==> build 29: inputs <==
==> flow/design.v (excerpt) <==
module Optimized_Wallace(
    input clk, rst,
    input [15:0] A, B,
    output reg [31:0] PRODUCT
);
make LEC_CHECK=0 ABC_AREA=1 CAP_MARGIN=0 CORE_MARGIN=2 CORE_UTILIZATION=70 CTS_CLUSTER_SIZE=25 SETUP_SLACK_MARGIN=0.46 SLEW_MARGIN=20 finish   # period 1.57 ns
run.sh (not shown) runs the stock make flow with config.mk's settings and CLKGATE_MAP_FILE=.
==> inputs of build 91, as changes to build 29 <==
- ABC_AREA: 1 -> not set
- CAP_MARGIN: 0 -> 20
- SETUP_SLACK_MARGIN: 0.46 -> -0.06
==> flow/constraint.sdc (replaced) <==
create_clock -name core_clock -period 2.08 [get_ports {clk}]
set_input_delay 0.4160 -clock core_clock [delete_from_list [all_inputs] [get_ports {clk}]]
set_output_delay 0.4160 -clock core_clock [all_outputs]
set_load 0.01 [all_outputs]
==> inputs of trial 25, as changes to build 29 <==
- CAP_MARGIN: 0 -> 20
- CELL_PAD_IN_SITES_DETAIL_PLACEMENT: not set -> 0
- CORE_UTILIZATION: 70 -> 72
- CTS_CLUSTER_DIAMETER: not set -> 199
- CTS_CLUSTER_SIZE: 25 -> 15
- HOLD_SLACK_MARGIN: not set -> -0.07
- PLACE_DENSITY_LB_ADDON: not set -> 0.17
- SETUP_SLACK_MARGIN: 0.46 -> 0.39
==> flow/constraint.sdc (replaced) <==
create_clock -name core_clock -period 2.24 [get_ports {clk}]
set_input_delay 0.4480 -clock core_clock [delete_from_list [all_inputs] [get_ports {clk}]]
set_output_delay 0.4480 -clock core_clock [all_outputs]
set_load 0.01 [all_outputs]
==> summary of the runs <==
- Build 91 ran to the end with violations: setup timing. Build 29 ended with an error in global routing (5_1_grt) (DPL-0038). Trial 25 completed and failed the layout checks on setup timing.
- Against build 29, the die area of trial 25 is smaller by about 2.7%.
- Of build 91 and trial 25, build 91 has the higher non-clock buffer count (gap 22).
- In build 91 the total power is higher than in trial 25, by about 8%.
- Against trial 25, the first-iteration DRC count of build 91 is smaller by 67%.
- Of build 91 and trial 25, trial 25 has the higher wire length (gap 43%, measured against trial 25).
- In build 91 the count of clock-buffer cells in the layout is higher than in trial 25, by 29.
- Between build 91 and trial 25, the lower worst setup slack is in build 91 (gap 0.26 ns).
- In trial 25 the cell area is larger than in build 91, by 5.1%.
- Of trial 25 and build 91, build 91 has the higher critical path depth (gap 3).
- Against build 91, the final cell count of trial 25 is higher by about 20%.
==> figures <==
	build 91	trial 25	build 29
Buffer-and-inverter tally for the worst setup path	3	5	-
Fin. max-slew vios	0	0	-
Sequential Area	8433 sq um	8433 sq um	-
Clock group power	6.43 mW	4.41 mW	-
Worst R2R Start	rcarry[5]	p1.a4[15]	-
Count of plain and timing-repair buffers in the layout	219	197	-
Count of non-filler cells in the finished layout	1871	2237	-
Clock buf/inv share	5.657%	3.071%	-
Relative contribution of sequential cells to total power	35.9%	36.9%	-
Power in combinational cells	10.0 mW	10.5 mW	-
Worst Setup EP	PRODUCT[29]	p1.a4[17]	-
Clock-pin slew reported for the worst setup and hold paths after clock tree synthesis	0.06 ns	0.07 ns	-
Top routing layer used	met5	met5	-
Cell leakage power	10.90 nW	12.87 nW	-
Core Area	24250 sq um	25040 sq um	25840 sq um
Data arrival, critical path	2.84 ns	2.74 ns	-
First-iteration detailed-routing DRC count	710	2171	-
Result of the run	complete, but fails checks	complete, but fails checks	stopped before the end
Last stage reached	-	-	global routing (5_1_grt)
Violated checks	setup timing	setup timing	-
Post-CTS setup buffers	23	27	64
Number of antenna diodes	1	0	-
Fraction of area in multi-input gates	38.74%	37.44%	-

==> willow <==
==> flow/design.v <==
`timescale 1ns / 1ps
module black_cell(
    input  wire g_left, p_left,
    input  wire g_right, p_right,
    output wire g_out, p_out
);
    assign g_out = g_left | (p_left & g_right);
    assign p_out = p_left & p_right;
endmodule
module gray_cell(
    input  wire g_left, p_left,
    input  wire g_right,
    output wire g_out
);
    assign g_out = g_left | (p_left & g_right);
endmodule
module han_carlson_32(
    input  wire [31:0] a,
    input  wire [31:0] b,
    output wire [31:0] s,
    output wire        ca
);
    wire [31:0] g0, p0;
    assign g0 = a & b;
    assign p0 = a ^ b;
    wire [31:0] gg1, pp1;
    wire [31:0] gg2, pp2;
    wire [31:0] gg3, pp3;
    wire [31:0] gg4, pp4;
    wire [31:0] gg5, pp5;
    genvar i;
    generate
        for (i = 0; i < 32; i = i + 1) begin : STAGE1
            if (i >= 1) begin
                assign gg1[i] = g0[i] | (p0[i] & g0[i-1]);
                assign pp1[i] = p0[i] & p0[i-1];
            end else begin
                assign gg1[i] = g0[i];
                assign pp1[i] = p0[i];
            end
        end
    endgenerate
    generate
        for (i = 0; i < 32; i = i + 1) begin : STAGE2
            if (i >= 2) begin
                assign gg2[i] = gg1[i] | (pp1[i] & gg1[i-2]);
                assign pp2[i] = pp1[i] & pp1[i-2];
            end else begin
                assign gg2[i] = gg1[i];
                assign pp2[i] = pp1[i];
            end
        end
    endgenerate
    generate
        for (i = 0; i < 32; i = i + 1) begin : STAGE3
            if (i >= 4) begin
                assign gg3[i] = gg2[i] | (pp2[i] & gg2[i-4]);
                assign pp3[i] = pp2[i] & pp2[i-4];
            end else begin
                assign gg3[i] = gg2[i];
                assign pp3[i] = pp2[i];
            end
        end
    endgenerate
    generate
        for (i = 0; i < 32; i = i + 1) begin : STAGE4
            if (i >= 8) begin
                assign gg4[i] = gg3[i] | (pp3[i] & gg3[i-8]);
                assign pp4[i] = pp3[i] & pp3[i-8];
            end else begin
                assign gg4[i] = gg3[i];
                assign pp4[i] = pp3[i];
            end
        end
    endgenerate
    generate
        for (i = 0; i < 32; i = i + 1) begin : STAGE5
            if (i >= 16) begin
                assign gg5[i] = gg4[i] | (pp4[i] & gg4[i-16]);
                assign pp5[i] = pp4[i] & pp4[i-16];
            end else begin
                assign gg5[i] = gg4[i];
                assign pp5[i] = pp4[i];
            end
        end
    endgenerate
    wire [31:0] c;
    assign c[0] = 1'b0;
    generate
        for (i = 1; i < 32; i = i + 1) begin : CARRY_ASSIGN
            assign c[i] = gg5[i-1];
        end
    endgenerate
    assign ca = gg5[31];
    assign s = p0 ^ c;
endmodule
module full_adder(
    input a, b, c,
    output s, ca
);
    assign s  = a ^ b ^ c;
    assign ca = (a & b) | (b & c) | (c & a);
endmodule
module compressor_7to3(
    input  [31:0] a1, a2, a3, a4, a5, a6, a7,
    output [31:0] s,
    output [31:0] c1,   
    output [31:0] c2    
);
    genvar j;
    generate
        for (j = 0; j < 32; j = j + 1) begin
            wire s1, s2, s3, s4, d1, d2, d3, d4;
            full_adder f1 (.a(a1[j]), .b(a2[j]), .c(a3[j]), .s(s1), .ca(d1));
            full_adder f2 (.a(a4[j]), .b(a5[j]), .c(a6[j]), .s(s2), .ca(d2));
            full_adder f3 (.a(s1),   .b(s2),   .c(a7[j]),  .s(s3), .ca(d3));
            full_adder f4 (.a(d1),   .b(d2),   .c(d3),    .s(s4), .ca(d4));
            assign s[j]  = s3;
            assign c1[j] = s4;  
            assign c2[j] = d4;  
        end
    endgenerate
endmodule
module csa(
    input  [31:0] a, b, c,
    output [31:0] s,
    output [31:0] ca 
);
    assign s  = a ^ b ^ c;
    assign ca = ((a & b) | (b & c) | (c & a)) << 1;
endmodule
module Optimized_Wallace(
    input clk, rst,
    input [15:0] A, B,
    output reg [31:0] PRODUCT
);
    genvar i, j;
    wire [31:0] pp [0:15];
    generate
        for (i = 0; i < 16; i = i + 1) begin
            for (j = 0; j < 32; j = j + 1) begin
                if ((j >= i) && (j < i + 16))
                    assign pp[i][j] = A[j - i] & B[i];
                else
                    assign pp[i][j] = 1'b0;
            end
        end
    endgenerate
    wire [31:0] s0, s1_1, c0, c1, c0_2, c1_2, b0, b1, b0_2, b1_2;
     compressor_7to3 u1 (.a1(pp[0]), .a2(pp[1]), .a3(pp[2]), .a4(pp[3]), .a5(pp[4]), .a6(pp[5]), .a7(pp[6]), .s(s0), .c1(b0), .c2(b0_2));
     compressor_7to3 u2 (.a1(pp[7]), .a2(pp[8]), .a3(pp[9]), .a4(pp[10]), .a5(pp[11]), .a6(pp[12]), .a7(pp[13]), .s(s1_1), .c1(b1), .c2(b1_2));
   assign c0   = b0<<1;      
   assign c1   = b1<<1;      
   assign c0_2 = b0_2<<2;    
   assign c1_2 = b1_2<<2;   
    reg [31:0] r_s0, r_s1, r_c0, r_c1, r_c02, r_c12, r_pp14, r_pp15;
    always @(posedge clk or posedge rst) begin
        if (rst) begin
            r_s0 <= 0; r_s1 <= 0;
            r_c0 <= 0; r_c1 <= 0;
            r_c02 <= 0; r_c12 <= 0;
            r_pp14 <= 0; r_pp15 <= 0;
        end 
        else begin
            r_s0 <= s0; r_s1 <= s1_1;
            r_c0 <= c0; r_c1 <= c1;
            r_c02 <= c0_2; r_c12 <= c1_2;
            r_pp14 <= pp[14]; r_pp15 <= pp[15];
        end
    end
    wire [31:0] sum2, c1_s2, c2_s2, ca1, ca2;
    compressor_7to3 p1 (.a1(r_s0), .a2(r_s1), .a3(r_c0), .a4(r_c1), .a5(r_c02), .a6(r_c12), .a7(r_pp14), .s(sum2), .c1(c1_s2), .c2(c2_s2));
    assign ca1 = c1_s2<<1;     
    assign ca2 = c2_s2<<2;     
    reg [31:0] rsum2, rca1, rca2, rlt;
    always @(posedge clk or posedge rst) begin
        if (rst) begin
            rsum2 <= 0;
            rca1 <= 0;
            rca2 <= 0;
            rlt <= 0;
        end
        else begin
            rsum2 <= sum2;
            rca1 <= ca1;
            rca2 <= ca2;
            rlt <= r_pp15;
        end
    end
    wire [31:0] ps1, pca1, s, ca;
    csa q1 (.a(rsum2), .b(rca1), .c(rca2), .s(ps1), .ca(pca1));
    csa q2 (.a(rlt), .b(ps1), .c(pca1), .s(s), .ca(ca));
    reg [31:0] rsum, rcarry;
    always @(posedge clk or posedge rst) begin
        if (rst) begin
            rsum <= 0;
            rcarry <= 0;
        end 
        else begin
            rsum <= s;
            rcarry <= ca;
        end
    end
    wire [31:0] sum;
    wire carry;
    han_carlson_32 p2 (.a(rsum), .b(rcarry), .s(sum), .ca(carry));
    always @(posedge clk or posedge rst) begin
        if (rst)
            PRODUCT <= 0;
        else
            PRODUCT <= sum;
    end
endmodule
==> flow/run.sh <==
#!/bin/bash
# the make line also repeats each setting of config.mk as NAME=value (left out here)
make -C /OpenROAD-flow-scripts/flow DESIGN_CONFIG=/design/flow/config.mk WORK_HOME=/design/flow/orfs CLKGATE_MAP_FILE= finish
==> flow/config.mk <==
export PLATFORM = sky130hd
export DESIGN_NAME = Optimized_Wallace
export DESIGN_NICKNAME = Optimized_Wallace
export VERILOG_FILES = /design/flow/design.v
export SDC_FILE = /design/flow/constraint.sdc
export NUM_CORES = 4
export LEC_CHECK = 0
export ABC_AREA = 1
export CAP_MARGIN = 20
export CORE_MARGIN = 2
export CORE_UTILIZATION = 72
export CTS_CLUSTER_DIAMETER = 400
export CTS_CLUSTER_SIZE = 10
export HOLD_SLACK_MARGIN = 0.29
export SLEW_MARGIN = 20
==> flow/constraint.sdc <==
create_clock -name core_clock -period 1.52 [get_ports {clk}]
set_input_delay 0.3040 -clock core_clock [delete_from_list [all_inputs] [get_ports {clk}]]
set_output_delay 0.3040 -clock core_clock [all_outputs]
set_load 0.01 [all_outputs]
==> pepper (differences from willow) <==
ABC_AREA = unset   (was 1)
CELL_PAD_IN_SITES_DETAIL_PLACEMENT = 0   (was unset)
CELL_PAD_IN_SITES_GLOBAL_PLACEMENT = 0   (was unset)
CORE_ASPECT_RATIO = 0.98   (was unset)
CORE_UTILIZATION = 40   (was 72)
CTS_CLUSTER_DIAMETER = unset   (was 400)
CTS_CLUSTER_SIZE = 30   (was 10)
GPL_ROUTABILITY_DRIVEN = 1   (was unset)
GPL_TIMING_DRIVEN = 0   (was unset)
HOLD_SLACK_MARGIN = 0.04   (was 0.29)
SLEW_MARGIN = 25   (was 20)
TNS_END_PERCENT = 45   (was unset)
==> flow/constraint.sdc (replaced) <==
create_clock -name core_clock -period 3.84 [get_ports {clk}]
set_input_delay 0.7680 -clock core_clock [delete_from_list [all_inputs] [get_ports {clk}]]
set_output_delay 0.7680 -clock core_clock [all_outputs]
set_load 0.01 [all_outputs]
==> indigo (differences from willow) <==
ABC_AREA = unset   (was 1)
CAP_MARGIN = 40   (was 20)
CELL_PAD_IN_SITES_DETAIL_PLACEMENT = 1   (was unset)
CORE_ASPECT_RATIO = 0.84   (was unset)
CORE_UTILIZATION = 40   (was 72)
CTS_CLUSTER_DIAMETER = 86   (was 400)
CTS_CLUSTER_SIZE = 24   (was 10)
HOLD_SLACK_MARGIN = unset   (was 0.29)
MIN_ROUTING_LAYER = met2   (was unset)
SETUP_SLACK_MARGIN = 0.59   (was unset)
SLEW_MARGIN = 25   (was 20)
==> flow/constraint.sdc (replaced) <==
create_clock -name core_clock -period 3.0 [get_ports {clk}]
set_input_delay 0.6000 -clock core_clock [delete_from_list [all_inputs] [get_ports {clk}]]
set_output_delay 0.6000 -clock core_clock [all_outputs]
set_load 0.01 [all_outputs]
==> zinc (differences from willow) <==
ABC_AREA = unset   (was 1)
CORE_UTILIZATION = 40   (was 72)
CTS_CLUSTER_DIAMETER = unset   (was 400)
CTS_CLUSTER_SIZE = unset   (was 10)
HOLD_SLACK_MARGIN = unset   (was 0.29)
==> flow/constraint.sdc (replaced) <==
create_clock -name core_clock -period 3.0 [get_ports {clk}]
set_input_delay 0.6000 -clock core_clock [delete_from_list [all_inputs] [get_ports {clk}]]
set_output_delay 0.6000 -clock core_clock [all_outputs]
set_load 0.01 [all_outputs]
==> qor summary <==
| quantity | zinc | indigo | pepper | willow |
|---|---|---|---|---|
| Biggest fanout along the worst timing path | 3 | 8 | 10 | - |
| Count of unresolved DRC violations after routing | 0 | 0 | 0 | - |
| Transition at the pin with the smallest max-transition slack | 0.712 ns | 0.780 ns | 0.773 ns | - |
| Clk_buf instances | 50 | 20 | 49 | - |
| Area fraction of the dominant cell type after synthesis | 49.0% | 49.0% | 49.0% | 46.3% |
| Synth Seq Share | 49.0% | 49.0% | 49.0% | 46.3% |
| Origin of the worst setup path | rcarry[5] | A[8] | A[13] | - |
| Final worst hold slack | 0.343 ns | 0.349 ns | 0.343 ns | - |
| Post-cts hold-fix buffer tally | 0 | 0 | 0 | 9 |
| Clock latency on the worst-skew pair | 0.53 ns | 0.56 ns | 0.53 ns | - |
| Outcome | no timing/DRC/antenna violations | no timing/DRC/antenna violations | no timing/DRC/antenna violations | stopped before the end |
| Last stage reached | - | - | - | 5_1_grt |
| Unique cell type count in the Yosys netlist | 49 | 49 | 49 | 22 |
| Start point of the worst min-delay path | r_pp15[18] | p1.a7[29] | r_pp15[23] | - |
Power is estimated from default activity; no workload was simulated.
